==> run a <==
## color_centroid
module color_centroid
  (
    input         clk,
    input         rst,           
    input  [2:0]  rgbfilter,     
    input         new_frame_i,   
    output [14:0] orig_addr,
    input  [11:0] orig_pxl,
    output        proc_we,
    output [14:0] proc_addr,
    output [11:0] proc_pxl,
    output [7:0]  centroid,
    output        new_centroid,
    output [2:0]  proximity
  );
export LEC_CHECK = 0
export ABC_AREA = 1
export CAP_MARGIN = 5
export CORE_MARGIN = 2
export CORE_UTILIZATION = 72
export CTS_CLUSTER_DIAMETER = 242
export PLACE_DENSITY = 0.65
export SETUP_SLACK_MARGIN = 0.66
export SLEW_MARGIN = 20
create_clock -name core_clock -period 2.95 [get_ports {clk}]
run.sh (not shown) runs the stock make flow with config.mk's settings and CLKGATE_MAP_FILE=.
==> run b (differences from run a) <==
==> flow/config.mk (replaced) <==
export PLATFORM = sky130hd
export DESIGN_NAME = color_centroid
export DESIGN_NICKNAME = color_centroid
export VERILOG_FILES = /design/flow/design.v
export SDC_FILE = /design/flow/constraint.sdc
export NUM_CORES = 4
export LEC_CHECK = 0
export CAP_MARGIN = 20
export CORE_ASPECT_RATIO = 0.68
export CORE_MARGIN = 2
export CORE_UTILIZATION = 27
export MIN_ROUTING_LAYER = met1
export SETUP_SLACK_MARGIN = 0.59
export SLEW_MARGIN = 40
==> flow/constraint.sdc (replaced) <==
create_clock -name core_clock -period 3.12 [get_ports {clk}]
set_input_delay 0.6240 -clock core_clock [delete_from_list [all_inputs] [get_ports {clk}]]
set_output_delay 0.6240 -clock core_clock [all_outputs]
set_load 0.01 [all_outputs]
==> run c (differences from run a) <==
--- a/flow/config.mk
+++ b/flow/config.mk
@@ -6,10 +6,11 @@
 export NUM_CORES = 4
 export LEC_CHECK = 0
 export ABC_AREA = 1
-export CAP_MARGIN = 5
+export CAP_MARGIN = 0
 export CORE_MARGIN = 2
 export CORE_UTILIZATION = 72
-export CTS_CLUSTER_DIAMETER = 242
-export PLACE_DENSITY = 0.65
-export SETUP_SLACK_MARGIN = 0.66
+export CTS_CLUSTER_DIAMETER = 309
+export HOLD_SLACK_MARGIN = -0.09
+export PLACE_DENSITY = 0.63
+export SETUP_SLACK_MARGIN = -0.2
 export SLEW_MARGIN = 20
==> flow/constraint.sdc (replaced) <==
create_clock -name core_clock -period 2.97 [get_ports {clk}]
set_input_delay 0.5940 -clock core_clock [delete_from_list [all_inputs] [get_ports {clk}]]
set_output_delay 0.5940 -clock core_clock [all_outputs]
set_load 0.01 [all_outputs]
==> run d (differences from run a) <==
--- a/flow/config.mk
+++ b/flow/config.mk
@@ -6,10 +6,7 @@
 export NUM_CORES = 4
 export LEC_CHECK = 0
 export ABC_AREA = 1
-export CAP_MARGIN = 5
+export CAP_MARGIN = 20
 export CORE_MARGIN = 2
 export CORE_UTILIZATION = 72
-export CTS_CLUSTER_DIAMETER = 242
-export PLACE_DENSITY = 0.65
-export SETUP_SLACK_MARGIN = 0.66
 export SLEW_MARGIN = 20
==> flow/constraint.sdc (replaced) <==
create_clock -name core_clock -period 3.6 [get_ports {clk}]
set_input_delay 0.7200 -clock core_clock [delete_from_list [all_inputs] [get_ports {clk}]]
set_output_delay 0.7200 -clock core_clock [all_outputs]
set_load 0.01 [all_outputs]
==> comparison <==
Worst hold slack: run c is better than run b (0.13 ns). The highest core utilization belongs to run c, the lowest to run b. Run c ran to the end with violations: negative setup slack. Run d went through all stages and came out clean. Run b reached the layout checks and failed them: negative setup slack. Run a failed in global routing (5_1_grt). Of run b and run d, run d has the higher count of clock-buffer cells in the layout (gap 7). Flip-flop count is the same in run b and run c.

* * *

==> v30 <==
Starting RTL as in the previous note.
Settings: LEC_CHECK=0, ABC_AREA=0, CAP_MARGIN=20, CORE_ASPECT_RATIO=1.04, CORE_MARGIN=2, CORE_UTILIZATION=72, MIN_ROUTING_LAYER=met1, PLACE_DENSITY=0.76, SETUP_SLACK_MARGIN=0.86, SLEW_MARGIN=5; clock period 2.95 ns.
==> v6 (differences from v30) <==
ABC_AREA = default   (was 0)
CAP_MARGIN = 0   (was 20)
HOLD_SLACK_MARGIN = -0.05   (was default)
PLACE_DENSITY = 0.63   (was 0.76)
SETUP_SLACK_MARGIN = -0.25   (was 0.86)
SLEW_MARGIN = 40   (was 5)
==> flow/constraint.sdc (replaced) <==
create_clock -name core_clock -period 3.17 [get_ports {clk}]
set_input_delay 0.6340 -clock core_clock [delete_from_list [all_inputs] [get_ports {clk}]]
set_output_delay 0.6340 -clock core_clock [all_outputs]
set_load 0.01 [all_outputs]
==> flow_summary.ini <==
; physical design summary
[final_timing]
setup_slack_ps = -751.6
setup_viol = 9

[placement]
dp.cells = 2707
detailed_place_hpwl_um = 37270

[outcome]
so_faults = negative setup slack
status = failed layout checks
[end of results for v6]
==> flow_summary.ini <==
; physical design summary
[outcome]
tool.error = [ERROR DPL-0033] detailed placement checks failed during check placement.
status = aborted with a tool error
stop_stage = 4_1_cts

[placement]
detailed_place_hpwl_um = 38590
gp_congestion = 0.9552
dp.cells = 2731
[end of results for v30]
